==> v2 <==
==> flow/design.v (excerpt) <==
module apb_uart #(
    parameter SYSTEM_FREQUENCY = 50_000_000,
    parameter SAMPLING_RATE = 16
)(
    input pclk,  
    input preset_n,  
    input psel,
    input penable,
    input pwrite,
    input[11:0] paddr,
    input[3:0] pstrb,
    input[31:0] pwdata,
    output pready,
    output pslverr,
    output[31:0] prdata,
    output irq,
    output logic baud_o,
    output logic tick_rx, 
    input cts_n,
    input rx,
    output tx,
    output rts_n
);
==> flow/config.mk <==
export PLATFORM = sky130hd
export DESIGN_NAME = apb_uart
export DESIGN_NICKNAME = apb_uart
export VERILOG_FILES = /design/flow/design.v
export SDC_FILE = /design/flow/constraint.sdc
export NUM_CORES = 4
export LEC_CHECK = 0
export ABC_AREA = 1
export CAP_MARGIN = 20
export CORE_MARGIN = 2
export CORE_UTILIZATION = 71
export CTS_CLUSTER_DIAMETER = 258
export CTS_CLUSTER_SIZE = 15
export SLEW_MARGIN = 20
==> flow/constraint.sdc <==
create_clock -name core_clock -period 14.4 [get_ports {pclk}]
set_input_delay 2.8800 -clock core_clock [delete_from_list [all_inputs] [get_ports {pclk}]]
set_output_delay 2.8800 -clock core_clock [all_outputs]
set_load 0.01 [all_outputs]
run.sh (not shown) runs the stock make flow with config.mk's settings and CLKGATE_MAP_FILE=.
==> v24: changes against v2 <==
--- a/flow/config.mk
+++ b/flow/config.mk
@@ -6,9 +6,7 @@
 export NUM_CORES = 4
 export LEC_CHECK = 0
-export ABC_AREA = 1
 export CAP_MARGIN = 20
 export CORE_MARGIN = 2
-export CORE_UTILIZATION = 71
-export CTS_CLUSTER_DIAMETER = 258
-export CTS_CLUSTER_SIZE = 15
+export CORE_UTILIZATION = 68
+export CTS_CLUSTER_SIZE = 50
 export SLEW_MARGIN = 20
==> flow/constraint.sdc (replaced) <==
create_clock -name core_clock -period 3.62 [get_ports {pclk}]
set_input_delay 0.7240 -clock core_clock [delete_from_list [all_inputs] [get_ports {pclk}]]
set_output_delay 0.7240 -clock core_clock [all_outputs]
set_load 0.01 [all_outputs]
==> v29: changes against v2 <==
--- a/flow/config.mk
+++ b/flow/config.mk
@@ -6,9 +6,6 @@
 export NUM_CORES = 4
 export LEC_CHECK = 0
-export ABC_AREA = 1
 export CAP_MARGIN = 20
 export CORE_MARGIN = 2
-export CORE_UTILIZATION = 71
-export CTS_CLUSTER_DIAMETER = 258
-export CTS_CLUSTER_SIZE = 15
+export CORE_UTILIZATION = 40
 export SLEW_MARGIN = 20
==> flow/constraint.sdc (replaced) <==
create_clock -name core_clock -period 5.51 [get_ports {pclk}]
set_input_delay 1.1020 -clock core_clock [delete_from_list [all_inputs] [get_ports {pclk}]]
set_output_delay 1.1020 -clock core_clock [all_outputs]
set_load 0.01 [all_outputs]
==> v19: changes against v2 <==
--- a/flow/config.mk
+++ b/flow/config.mk
@@ -6,9 +6,7 @@
 export NUM_CORES = 4
 export LEC_CHECK = 0
-export ABC_AREA = 1
 export CAP_MARGIN = 20
 export CORE_MARGIN = 2
-export CORE_UTILIZATION = 71
-export CTS_CLUSTER_DIAMETER = 258
-export CTS_CLUSTER_SIZE = 15
+export CORE_UTILIZATION = 48
+export CTS_CLUSTER_SIZE = 98
 export SLEW_MARGIN = 20
==> flow/constraint.sdc (replaced) <==
create_clock -name core_clock -period 12.0 [get_ports {pclk}]
set_input_delay 2.4000 -clock core_clock [delete_from_list [all_inputs] [get_ports {pclk}]]
set_output_delay 2.4000 -clock core_clock [all_outputs]
set_load 0.01 [all_outputs]
==> results <==
Post-synth seq share: v29 0.5762; v24 0.5762; v19 0.5762; v2 0.5642
Post-Synth Adder-Cell Area: v29 0.02016; v24 0.02016; v19 0.02016; v2 0.01974
Outcome: v29 finished clean; v24 finished clean; v19 finished clean; v2 finished clean
Wire length of the first global-routing pass: v29 127900 µm; v24 126500 µm; v19 130900 µm; v2 140200 µm
Inverters: v29 69; v24 69; v19 69; v2 454
Non-clock buffer contribution to total cell area: v29 0.03000; v24 0.03648; v19 0.03105; v2 0.02923
Net count entering floorplan: v29 3125; v24 3125; v19 3125; v2 3940
Area of the chip: v29 85500 µm²; v24 50720 µm²; v19 71440 µm²; v2 49620 µm²
Power share of the sequential group: v29 0.509; v24 0.521; v19 0.511; v2 0.591
Initial core utilization: v29 0.4046; v24 0.6840; v19 0.4851; v2 0.7162
Total buffers and inverters traversed by the critical path: v29 1; v24 2; v19 1; v2 3
Register Area: v29 19180 µm²; v24 19170 µm²; v19 19180 µm²; v2 19170 µm²
Internal Power: v29 9.626 mW; v24 14.45 mW; v19 4.395 mW; v2 3.165 mW

==> run a <==
Starting RTL as in the previous note.
## apb_uart
module apb_uart #(
    parameter SYSTEM_FREQUENCY = 50_000_000,
    parameter SAMPLING_RATE = 16
)(
    input pclk,  
    input preset_n,  
    input psel,
    input penable,
    input pwrite,
    input[11:0] paddr,
    input[3:0] pstrb,
    input[31:0] pwdata,
    output pready,
    output pslverr,
    output[31:0] prdata,
    output irq,
    output logic baud_o,
    output logic tick_rx, 
    input cts_n,
    input rx,
    output tx,
    output rts_n
);
clock: 11.8 ns
lec_check: 0
abc_area: 1
cap_margin: 20
core_margin: 2
core_utilization: 71
cts_cluster_diameter: 258
cts_cluster_size: 15
hold_slack_margin: 0.29
max_routing_layer: met4
slew_margin: 20
==> inputs of run b, as changes to run a <==
ABC_AREA = not set   (was 1)
CORE_MARGIN = 7   (was 2)
CORE_UTILIZATION = 40   (was 71)
CTS_CLUSTER_DIAMETER = not set   (was 258)
CTS_CLUSTER_SIZE = not set   (was 15)
HOLD_SLACK_MARGIN = not set   (was 0.29)
MAX_ROUTING_LAYER = not set   (was met4)
SETUP_SLACK_MARGIN = 3.31   (was not set)
==> flow/constraint.sdc (replaced) <==
create_clock -name core_clock -period 20.0 [get_ports {pclk}]
set_input_delay 4.0000 -clock core_clock [delete_from_list [all_inputs] [get_ports {pclk}]]
set_output_delay 4.0000 -clock core_clock [all_outputs]
set_load 0.01 [all_outputs]
==> inputs of run c, as changes to run a <==
ABC_AREA = not set   (was 1)
CTS_CLUSTER_SIZE = not set   (was 15)
HOLD_SLACK_MARGIN = not set   (was 0.29)
MAX_ROUTING_LAYER = not set   (was met4)
==> flow/constraint.sdc (replaced) <==
create_clock -name core_clock -period 17.3 [get_ports {pclk}]
set_input_delay 3.4600 -clock core_clock [delete_from_list [all_inputs] [get_ports {pclk}]]
set_output_delay 3.4600 -clock core_clock [all_outputs]
set_load 0.01 [all_outputs]
==> inputs of run d, as changes to run a <==
CAP_MARGIN = 0   (was 20)
CORE_UTILIZATION = 72   (was 71)
CTS_CLUSTER_DIAMETER = 400   (was 258)
CTS_CLUSTER_SIZE = 10   (was 15)
HOLD_SLACK_MARGIN = not set   (was 0.29)
MAX_ROUTING_LAYER = not set   (was met4)
PLACE_DENSITY_LB_ADDON = 0.07   (was not set)
==> flow/constraint.sdc (replaced) <==
create_clock -name core_clock -period 6.19 [get_ports {pclk}]
set_input_delay 1.2380 -clock core_clock [delete_from_list [all_inputs] [get_ports {pclk}]]
set_output_delay 1.2380 -clock core_clock [all_outputs]
set_load 0.01 [all_outputs]
==> notes <==
Total power: run d > run a > run c > run b. In run a the non-clock buffer count is lower than in run c, by 5. Setup slack, highest first: run b, run c, run a, run d. Combinational power: run b < run c < run a. Wire length: run b < run c < run d < run a. The lowest clock power belongs to run b, the highest to run d. Run b completed without violations. Run c went through all stages and came out clean. Run a completed with no timing, DRC or antenna violations. Run d finished clean. The highest first-iteration DRC count belongs to run d, the lowest to run b. Global-route usage, highest first: run a, run d, run c, run b. Count of clock-buffer cells in the layout, lowest first: run a, run c, run b, run d. Between run a and run c, the lower synthesized cell count is in run c (gap about 27%, measured against run c).
==> figures <==
quantity	run a	run b	run c	run d
AND/OR/NAND/NOR Cells, Area Fraction	16.6%	15.3%	15.3%	16.6%
Global-route wire length before repair	138 mm	130 mm	129 mm	138 mm
Routed via count divided by cell count	6.11	5.42	6.47	6.11
Met1 track utilization from global routing	46.9%	25.7%	46.9%	46.2%
Power drawn by the sequential cells	2.89 mW	1.72 mW	1.99 mW	5.53 mW
Final RePlAce weighted congestion	0.927	0.808	0.865	0.926
Area of the synthesized netlist per yosys stat	34000 um^2	33300 um^2	33300 um^2	34000 um^2
Fin cells	4520	4220	3733	4552
Share of cell area taken by muxes after synthesis	0.442%	8.30%	8.30%	0.442%
Run status	no timing/DRC/antenna violations	no timing/DRC/antenna violations	no timing/DRC/antenna violations	no timing/DRC/antenna violations
Max VDD drop	122 uV	75.5 uV	90.2 uV	381 uV
Synth Area in Adders	1.97%	2.02%	2.02%	1.97%
Cell count in the Yosys report	3835	3020	3020	3835
Count of clock-net buffers in the final layout	104	121	116	145
Distinct cell type count after synthesis	56	83	83	56
Fin worst setup slack	6.09 ns	13.88 ns	11.19 ns	2.10 ns
Startpoint of the lowest-slack hold path	apb_slave_inst.register_file_inst.prdata_o[3]	cpu_write_tdr_d	apb_slave_inst.register_file_inst.prdata_o[0]	apb_slave_inst.register_file_inst.prdata_o[3]
Via count of the first global-routing pass	26550	22164	23498	26841
Worst setup slack after placement	5.56 ns	13.52 ns	10.66 ns	1.65 ns
Detail Route met3 WL	8.14 mm	5.20 mm	7.03 mm	8.23 mm
Count of inserted antenna diode cells	1	2	0	0
Sw frac	21.2%	21.9%	20.8%	20.9%

==> try-nickel: inputs <==
Starting RTL as in the previous note.
Settings: LEC_CHECK=0, CAP_MARGIN=20, CORE_ASPECT_RATIO=0.72, CORE_MARGIN=2, CORE_UTILIZATION=72, CTS_CLUSTER_SIZE=50, HOLD_SLACK_MARGIN=0.3, PLACE_DENSITY_LB_ADDON=0.01, SETUP_SLACK_MARGIN=0.96, SLEW_MARGIN=20; clock period 3.37 ns.
==> try-harbor (differences from try-nickel) <==
==> flow/config.mk (replaced) <==
export PLATFORM = sky130hd
export DESIGN_NAME = apb_uart
export DESIGN_NICKNAME = apb_uart
export VERILOG_FILES = /design/flow/design.v
export SDC_FILE = /design/flow/constraint.sdc
export NUM_CORES = 4
export LEC_CHECK = 0
export CAP_MARGIN = 20
export CORE_MARGIN = 2
export CORE_UTILIZATION = 61
export SLEW_MARGIN = 20
==> flow/constraint.sdc (replaced) <==
create_clock -name core_clock -period 6.1 [get_ports {pclk}]
set_input_delay 1.2200 -clock core_clock [delete_from_list [all_inputs] [get_ports {pclk}]]
set_output_delay 1.2200 -clock core_clock [all_outputs]
set_load 0.01 [all_outputs]
==> try-quartz (differences from try-nickel) <==
==> flow/config.mk (replaced) <==
export PLATFORM = sky130hd
export DESIGN_NAME = apb_uart
export DESIGN_NICKNAME = apb_uart
export VERILOG_FILES = /design/flow/design.v
export SDC_FILE = /design/flow/constraint.sdc
export NUM_CORES = 4
export LEC_CHECK = 0
export ABC_AREA = 1
export CAP_MARGIN = 20
export CORE_ASPECT_RATIO = 0.72
export CORE_MARGIN = 2
export CORE_UTILIZATION = 72
export CTS_CLUSTER_DIAMETER = 374
export CTS_CLUSTER_SIZE = 10
export PLACE_DENSITY_LB_ADDON = 0.0
export SETUP_SLACK_MARGIN = 1.0
export SLEW_MARGIN = 20
==> try-pepper (differences from try-nickel) <==
--- a/flow/config.mk
+++ b/flow/config.mk
@@ -5,11 +5,15 @@
 export SDC_FILE = /design/flow/constraint.sdc
 export NUM_CORES = 4
 export LEC_CHECK = 0
+export ABC_AREA = 1
 export CAP_MARGIN = 20
-export CORE_ASPECT_RATIO = 0.72
+export CELL_PAD_IN_SITES_DETAIL_PLACEMENT = 0
 export CORE_MARGIN = 2
 export CORE_UTILIZATION = 72
-export CTS_CLUSTER_SIZE = 50
+export CTS_CLUSTER_DIAMETER = 336
+export CTS_CLUSTER_SIZE = 15
+export GPL_ROUTABILITY_DRIVEN = 0
+export GPL_TIMING_DRIVEN = 1
 export HOLD_SLACK_MARGIN = 0.3
 export PLACE_DENSITY_LB_ADDON = 0.01
 export SETUP_SLACK_MARGIN = 0.96
==> comparison <==
- First-iteration DRC count, highest first: try-quartz, try-nickel, try-pepper, try-harbor.
- Clock skew: try-pepper > try-quartz > try-harbor > try-nickel.
- Count of clock-buffer cells in the layout, highest first: try-quartz, try-nickel, try-harbor, try-pepper.
- Between try-harbor and try-quartz, the lower worst setup slack is in try-quartz (gap 1.8 ns).
- Between try-nickel and try-quartz, the lower area after synthesis is in try-nickel (gap 2.1%, measured against try-quartz).
==> figures <==
Status: try-pepper no timing/DRC/antenna violations; try-harbor no timing/DRC/antenna violations; try-nickel no timing/DRC/antenna violations; try-quartz no timing/DRC/antenna violations
Worst-Skew Late Latency: try-pepper 0.65 ns; try-harbor 0.63 ns; try-nickel 0.62 ns; try-quartz 0.65 ns
Synth Net Count: try-pepper 3940; try-harbor 3125; try-nickel 3125; try-quartz 3940
Core Util, Final: try-pepper 80.6%; try-harbor 69.3%; try-nickel 85.6%; try-quartz 82.9%
Simple-Gate Fraction of Synth Area: try-pepper 16.6%; try-harbor 15.3%; try-nickel 15.3%; try-quartz 16.6%
Comb pwr share: try-pepper 2.3%; try-harbor 2.2%; try-nickel 2.6%; try-quartz 2.0%
Met1 usage: try-pepper 44.8%; try-harbor 40.5%; try-nickel 52.7%; try-quartz 52.7%
Number of violations reported at the end of detailed-routing iteration 0: try-pepper 3457; try-harbor 2281; try-nickel 3828; try-quartz 4210
Hold WC Path Type: try-pepper input port to asynchronous set/reset pin; try-harbor flop to flop; try-nickel input port to flop; try-quartz input port to asynchronous set/reset pin
Part of the power in registers: try-pepper 59.3%; try-harbor 51.3%; try-nickel 51.8%; try-quartz 52.4%
Routed wire length: try-pepper 85900 µm; try-harbor 80200 µm; try-nickel 93800 µm; try-quartz 91300 µm
CP peak stage delay: try-pepper 0.36 ns; try-harbor 0.89 ns; try-nickel 0.52 ns; try-quartz 0.47 ns

==> job 6061: inputs <==
apb_uart again, from the RTL that the note above started with.
// apb_uart
module apb_uart #(
    parameter SYSTEM_FREQUENCY = 50_000_000,
    parameter SAMPLING_RATE = 16
)(
    input pclk,  
    input preset_n,  
    input psel,
    input penable,
    input pwrite,
    input[11:0] paddr,
    input[3:0] pstrb,
    input[31:0] pwdata,
    output pready,
    output pslverr,
    output[31:0] prdata,
    output irq,
    output logic baud_o,
    output logic tick_rx, 
    input cts_n,
    input rx,
    output tx,
    output rts_n
);
Settings: LEC_CHECK=0, CAP_MARGIN=20, CELL_PAD_IN_SITES_DETAIL_PLACEMENT=1, CORE_MARGIN=2, CORE_UTILIZATION=28, GPL_ROUTABILITY_DRIVEN=0, MIN_ROUTING_LAYER=met2, PLACE_DENSITY_LB_ADDON=0.2, SETUP_SLACK_MARGIN=0.01, SLEW_MARGIN=20, TNS_END_PERCENT=35; clock period 4.05 ns.
==> job 7034 (differences from job 6061) <==
- ABC_AREA: not set -> 1
- CELL_PAD_IN_SITES_GLOBAL_PLACEMENT: not set -> 3
- CORE_MARGIN: 2 -> 7
- CORE_UTILIZATION: 28 -> 64
- CTS_CLUSTER_SIZE: not set -> 18
- PLACE_DENSITY_LB_ADDON: 0.2 -> not set
- SETUP_SLACK_MARGIN: 0.01 -> 5.0
- TNS_END_PERCENT: 35 -> not set
==> flow/constraint.sdc (replaced) <==
create_clock -name core_clock -period 20.0 [get_ports {pclk}]
set_input_delay 4.0000 -clock core_clock [delete_from_list [all_inputs] [get_ports {pclk}]]
set_output_delay 4.0000 -clock core_clock [all_outputs]
set_load 0.01 [all_outputs]
==> comparison <==
Job 6061 completed without violations. Job 7034 ended with an error in global placement without I/O (3_1_place_gp_skip_io) (GPL-0301). In job 7034 the synthesized cell count is higher than in job 6061, by 27%. Against job 7034, the synthesized area of job 6061 is lower by 2.1%. In job 6061 the die size is higher than in job 7034, by 100%.
==> figures <==
                                                                  job 6061                                             job 7034
Run status                                no timing/DRC/antenna violations                            aborted with a tool error
Last stage reached                                                       -  global placement without I/O (3_1_place_gp_skip_io)
Area fraction in compound gates                                      9.81%                                                14.7%
Standard-cell rows                                                     126                                                   84
Dominant cell area share                                             28.6%                                                28.0%
Area of the core                                                118000 µm²                                            52600 µm²
Die width                                                           349 µm                                               244 µm
Starting density of the core                                         28.2%                                                64.7%
Cell with the most instances after synthesis      sky130_fd_sc_hd__dfxtp_1                              sky130_fd_sc_hd__nor2_1
Simple-Gate Fraction of Synth Area                                   15.3%                                                16.6%
Count of instantiated cells in the yosys netlist                      3020                                                 3835
Average footprint of a synthesized cell                           11.0 µm²                                             8.86 µm²
Post-Syn Nets                                                         3125                                                 3940
Cell count after synthesis                                            3020                                                 3835
Cell Area, Synth                                                 33300 µm²                                            34000 µm²
Number of distinct library cells after synthesis                        83                                                   56
Sequential-to-total area share from yosys stat                       57.6%                                                56.4%
Die Outline Area                                                122000 µm²                                            59700 µm²
Mux share of post-synthesis cell area                                8.30%                                               0.442%
Post-synthesis xor/xnor area fraction                                4.15%                                                2.99%
Floorplan die height                                                349 µm                                               244 µm
No activity file was given, so power comes from the tool's default toggle rates.
